==> run Y: inputs <==
Design alu_top, start of the top module:
module alu_top (
    input             clk,
    input      [15:0] a,
    input      [15:0] b,
    input      [2:0]  opcode,
    input      [1:0]  mode,
    output reg [31:0] result,
    output reg        eq
);
clock: 50.3 ns
lec_check: 0
abc_area: 0
cap_margin: 15
core_margin: 4
core_utilization: 23
cts_cluster_diameter: 172
setup_slack_margin: 0.66
slew_margin: 20
tns_end_percent: 85
run.sh (not shown) runs the stock make flow with config.mk's settings and CLKGATE_MAP_FILE=.
==> run M (differences from run Y) <==
==> flow/config.mk (replaced) <==
export PLATFORM = sky130hd
export DESIGN_NAME = alu_top
export DESIGN_NICKNAME = alu_top
export VERILOG_FILES = /design/flow/design.v
export SDC_FILE = /design/flow/constraint.sdc
export NUM_CORES = 4
export LEC_CHECK = 0
export ABC_AREA = 1
export CAP_MARGIN = 15
export CELL_PAD_IN_SITES_DETAIL_PLACEMENT = 2
export CELL_PAD_IN_SITES_GLOBAL_PLACEMENT = 2
export CORE_MARGIN = 9
export CORE_UTILIZATION = 45
export CTS_CLUSTER_DIAMETER = 356
export CTS_CLUSTER_SIZE = 40
export GPL_TIMING_DRIVEN = 0
export MAX_ROUTING_LAYER = met4
export SETUP_SLACK_MARGIN = 0.66
export SLEW_MARGIN = 20
export TNS_END_PERCENT = 60
==> run K (differences from run Y) <==
==> flow/config.mk (replaced) <==
export PLATFORM = sky130hd
export DESIGN_NAME = alu_top
export DESIGN_NICKNAME = alu_top
export VERILOG_FILES = /design/flow/design.v
export SDC_FILE = /design/flow/constraint.sdc
export NUM_CORES = 4
export LEC_CHECK = 0
export CAP_MARGIN = 20
export CORE_MARGIN = 2
export CORE_UTILIZATION = 72
export CTS_CLUSTER_DIAMETER = 333
export MAX_ROUTING_LAYER = met4
export SLEW_MARGIN = 20
==> flow/constraint.sdc (replaced) <==
create_clock -name core_clock -period 83.8 [get_ports {clk}]
set_input_delay 16.7600 -clock core_clock [delete_from_list [all_inputs] [get_ports {clk}]]
set_output_delay 16.7600 -clock core_clock [all_outputs]
set_load 0.01 [all_outputs]
==> out/writeup.txt <==
The flow ran to the end, but the layout failed its checks. The report lists the violated layout checks as negative setup slack. The clock buffer count from CTS was 9. The layout report lists the combined flip-flop and latch area as 0.00144 mm².

The cell area after synthesis was 0.0366 mm². According to the timing report, the critical path is launched from a_q[13]. The tools report the post-route non-filler standard cell count as 8,907. The logs give 8,438 for the total instance count after detailed placement and -31,210 ps for the final setup slack of the worst path. The last timing report of the flow puts the setup violation total at 9.

Post-cts hold buffer count: 0.
-- figures above: run Y

==> out/writeup.txt <==
The flow did not finish. The run gives 0.0387 mm² for the cell area after synthesis. The run gives 0.000291 for the portion of netlist area occupied by mux cells. It got as far as detailed placement (3_5_place_dp) and failed there. Counting flops and latches in the post-synthesis netlist gives 70.

For the unique cell type count in the Yosys netlist, the log shows 94. The tool reported: "[ERROR DPL-0033] detailed placement checks failed during check placement". The simple-gate share of the synthesized area works out to 0.304.
-- figures above: run M

==> out/writeup.txt <==
The run stopped with a tool error. The last stage reached was global routing (5_1_grt). TritonCTS created 9 clock buffers. The synthesized area per cell came out at 7.40 µm². The clock H-tree reported by CTS has 3 levels. The simple-gate share of the synthesized area was 0.217; the yosys-reported design area after synthesis was 0.0366 mm². The tools report the post-cts hold buffer count as 0. Per the placement report, the placed cell count is 5,898. Measured along the x axis, the die boundary spans 229 µm.
-- figures above: run K


========
==> 05-19: inputs <==
==> flow/design.v <==
module alu_top (
    input             clk,
    input      [15:0] a,
    input      [15:0] b,
    input      [2:0]  opcode,
    input      [1:0]  mode,
    output reg [31:0] result,
    output reg        eq
);
    reg [15:0] a_q;
    reg [15:0] b_q;
    reg [2:0]  opcode_q;
    reg [1:0]  mode_q;
    wire [31:0] alu_out;
    wire        alu_eq;
    ALU u_alu (.a(a_q), .b(b_q), .opcode(opcode_q), .mode(mode_q),
               .outALU(alu_out), .eq(alu_eq));
    always @(posedge clk) begin
        a_q      <= a;
        b_q      <= b;
        opcode_q <= opcode;
        mode_q   <= mode;
        result   <= alu_out;
        eq       <= alu_eq;
    end
endmodule

`timescale 1ns / 1ps
module logic_unit(a,b,opcode,outlu,eq);
input [15:0] a;
input [15:0] b;
input [2:0] opcode;
output [31:0] outlu;
output eq;
reg [31:0] outlu;
reg eq;
always@(a,b,opcode)
begin
	case(opcode)
	3'b000: outlu = {16'h0000, (a & b)};
	3'b001: outlu = {16'h0000, (a | b)};
	3'b010: outlu = {16'h0000, (a ^ b)};
	3'b011: outlu = {16'h0000, (~ a)};	
	default outlu = 32'h00000000;
	endcase
end
always@(a,b)
begin
	if( a == b) begin
	eq = 1;
	end
	else begin
	eq = 0;
	end
end
endmodule
`timescale 1ns / 1ps
module arith(a,b,opcode,outau);
input [15:0] a;
input [15:0] b;
input [2:0] opcode;
output [31:0] outau;
reg [31:0] outau;
always@(a,b,opcode)
begin
	case(opcode)
	3'b000: outau = {16'h0000, a + b};
	3'b001: outau = a * b;
	3'b010: if (a > b) begin
		outau = a - b;
		end
		else begin
		outau = b - a;
		end
	3'b011: if (a > b) begin
		outau = (b == 16'h0000) ? 32'hFFFFFFFF : a / b;
		end
		else begin
		outau = (a == 16'h0000) ? 32'hFFFFFFFF : b / a;
		end
	3'b100: outau = a + 1;
	3'b101: outau = a - 1;
	default outau = 32'h00000000;
	endcase
end
endmodule
`timescale 1ns / 1ps
module crypto(a,opcode,outcu);
input [15:0] a;
input [2:0] opcode;
output reg [31:0] outcu;
integer i;
always@(a,opcode)
begin
	outcu = 32'h00000000;
	case(opcode)
    3'b000: outcu = (a>>1) ^ a;
    3'b001: begin
        for (i=0; i<16; i=i+1) begin
        outcu[i] = ^(a>>i);  
    end
    end
	default outcu = 32'h00000000;
	endcase
end   
endmodule
`timescale 1ns / 1ps
module ALU( a, b, opcode, mode, outALU, eq);
input [15:0] a;
input [15:0] b;
input [2:0] opcode;
input [1:0] mode;
output [31:0] outALU;
output  eq;
reg [31:0] outALU;
reg eq;
wire [31:0] outau;
wire [31:0] outlu;
wire [31:0] outcu;
wire teq;
arith a1 (.a(a), .b(b), .opcode(opcode), .outau(outau));
logic_unit l1 (.a(a), .b(b), .opcode(opcode), .outlu(outlu), .eq(teq));
crypto d1 (.a(a),.opcode(opcode), .outcu(outcu));
always@(*)
begin
	if(mode == 2'b00) begin
	outALU = outlu;
	end
	else if (mode == 2'b01) begin
	outALU = outau;
	end
	else if (mode == 2'b10) begin
	outALU = outcu;
	end
	else begin
	outALU = 32'h00000000;
	end
	eq = teq;
end
endmodule
==> flow/run.sh <==
#!/bin/bash
# the make line also repeats each setting of config.mk as NAME=value (left out here)
make -C /OpenROAD-flow-scripts/flow DESIGN_CONFIG=/design/flow/config.mk WORK_HOME=/design/flow/orfs CLKGATE_MAP_FILE= finish
==> flow/config.mk <==
export PLATFORM = sky130hd
export DESIGN_NAME = alu_top
export DESIGN_NICKNAME = alu_top
export VERILOG_FILES = /design/flow/design.v
export SDC_FILE = /design/flow/constraint.sdc
export NUM_CORES = 4
export LEC_CHECK = 0
export ABC_AREA = 0
export CAP_MARGIN = 15
export CORE_MARGIN = 2
export CORE_UTILIZATION = 72
export CTS_CLUSTER_DIAMETER = 339
export CTS_CLUSTER_SIZE = 31
export MAX_ROUTING_LAYER = met4
export SETUP_SLACK_MARGIN = 0.66
export SLEW_MARGIN = 20
export TNS_END_PERCENT = 5
==> flow/constraint.sdc <==
create_clock -name core_clock -period 73.8 [get_ports {clk}]
set_input_delay 14.7600 -clock core_clock [delete_from_list [all_inputs] [get_ports {clk}]]
set_output_delay 14.7600 -clock core_clock [all_outputs]
set_load 0.01 [all_outputs]
==> 11-13 (differences from 05-19) <==
Settings changed: ABC_AREA 0 to 1, CORE_UTILIZATION 72 to 69, CTS_CLUSTER_SIZE 31 to unset.
==> qor summary <==
metric                                                                                05-19                     11-13
Die Ht                                                                               229 um                    241 um
Die ar.                                                                           52700 um2                 58000 um2
Yosys xor share                                                                      0.0634                    0.0736
Yosys cell count                                                                       4948                      5895
Half-perimeter wire length after detailed placement                               146000 um                  94400 um
Run status                                                        aborted with a tool error           failed layout checks
Failing step                                                                        4_1_cts                         -
Violated checks                                                                           -              setup timing
Number of cell rows                                                                      82                        86
Share of synthesized area occupied by flip-flops and latches                         0.0383                    0.0362
Dpl ws                                                                            -13.62 ns                  -3.12 ns
Final weighted congestion of routability-driven global placement                       1.18                      1.09
Core region area                                                                  50200 um2                 55300 um2
Area reported by Yosys stat                                                       36600 um2                 38700 um2
Cell with the most instances after synthesis                          sky130_fd_sc_hd__ha_1  sky130_fd_sc_hd__nand2_1
Number of placed cells counting well taps                                              6865                      6989
Synthesized-area fraction occupied by ao, oa, aoi and oai cells                       0.270                     0.164
Netlist area before placement                                                     36600 um2                 38700 um2
Width of the die                                                                     229 um                    241 um
Initial core utilization                                                              0.730                     0.700

========
==> job 3941 <==
RTL: the design.v shown in full above, as it stands there.
==> flow/config.mk <==
export PLATFORM = sky130hd
export DESIGN_NAME = alu_top
export DESIGN_NICKNAME = alu_top
export VERILOG_FILES = /design/flow/design.v
export SDC_FILE = /design/flow/constraint.sdc
export NUM_CORES = 4
export LEC_CHECK = 0
export ABC_AREA = 1
export CAP_MARGIN = 0
export CORE_MARGIN = 4
export CORE_UTILIZATION = 72
export CTS_CLUSTER_DIAMETER = 362
export SETUP_SLACK_MARGIN = 1.22
export SLEW_MARGIN = 40
export TNS_END_PERCENT = 85
==> flow/constraint.sdc <==
create_clock -name core_clock -period 15.7 [get_ports {clk}]
set_input_delay 3.1400 -clock core_clock [delete_from_list [all_inputs] [get_ports {clk}]]
set_output_delay 3.1400 -clock core_clock [all_outputs]
set_load 0.01 [all_outputs]
==> job 983 (differences from job 3941) <==
- CAP_MARGIN: 0 -> 15
- CORE_UTILIZATION: 72 -> 50
- CTS_CLUSTER_DIAMETER: 362 -> 44
- SETUP_SLACK_MARGIN: 1.22 -> 0.66
- SLEW_MARGIN: 40 -> 20
==> flow/constraint.sdc (replaced) <==
create_clock -name core_clock -period 50.3 [get_ports {clk}]
set_input_delay 10.0600 -clock core_clock [delete_from_list [all_inputs] [get_ports {clk}]]
set_output_delay 10.0600 -clock core_clock [all_outputs]
set_load 0.01 [all_outputs]
==> job 7084 (differences from job 3941) <==
- CAP_MARGIN: 0 -> 20
- CELL_PAD_IN_SITES_DETAIL_PLACEMENT: not set -> 2
- CELL_PAD_IN_SITES_GLOBAL_PLACEMENT: not set -> 2
- CORE_MARGIN: 4 -> 5
- CORE_UTILIZATION: 72 -> 40
- CTS_CLUSTER_DIAMETER: 362 -> not set
- SETUP_SLACK_MARGIN: 1.22 -> not set
- SLEW_MARGIN: 40 -> 20
- TNS_END_PERCENT: 85 -> not set
==> flow/constraint.sdc (replaced) <==
create_clock -name core_clock -period 90.0 [get_ports {clk}]
set_input_delay 18.0000 -clock core_clock [delete_from_list [all_inputs] [get_ports {clk}]]
set_output_delay 18.0000 -clock core_clock [all_outputs]
set_load 0.01 [all_outputs]
==> notes <==
Job 983 finished but fails on setup timing. Job 3941 did not get past 3_5_place_dp on DPL-0033. Job 7084 went through all stages and came out clean. Of job 983 and job 7084, job 983 has the higher first-iteration DRC count (gap 110%, measured against job 7084). In job 7084 the sequential share of layout area is higher than in job 983, by 0.96 points. Of job 983 and job 7084, job 7084 has the higher register-to-register slack (gap 32000 ps). Between job 983 and job 7084, the lower fmax is in job 7084 (gap 11%, measured against job 7084). Die area, highest first: job 7084, job 983, job 3941. Of job 983 and job 7084, job 983 has the higher wire length (gap about 1.4%, measured against job 7084).
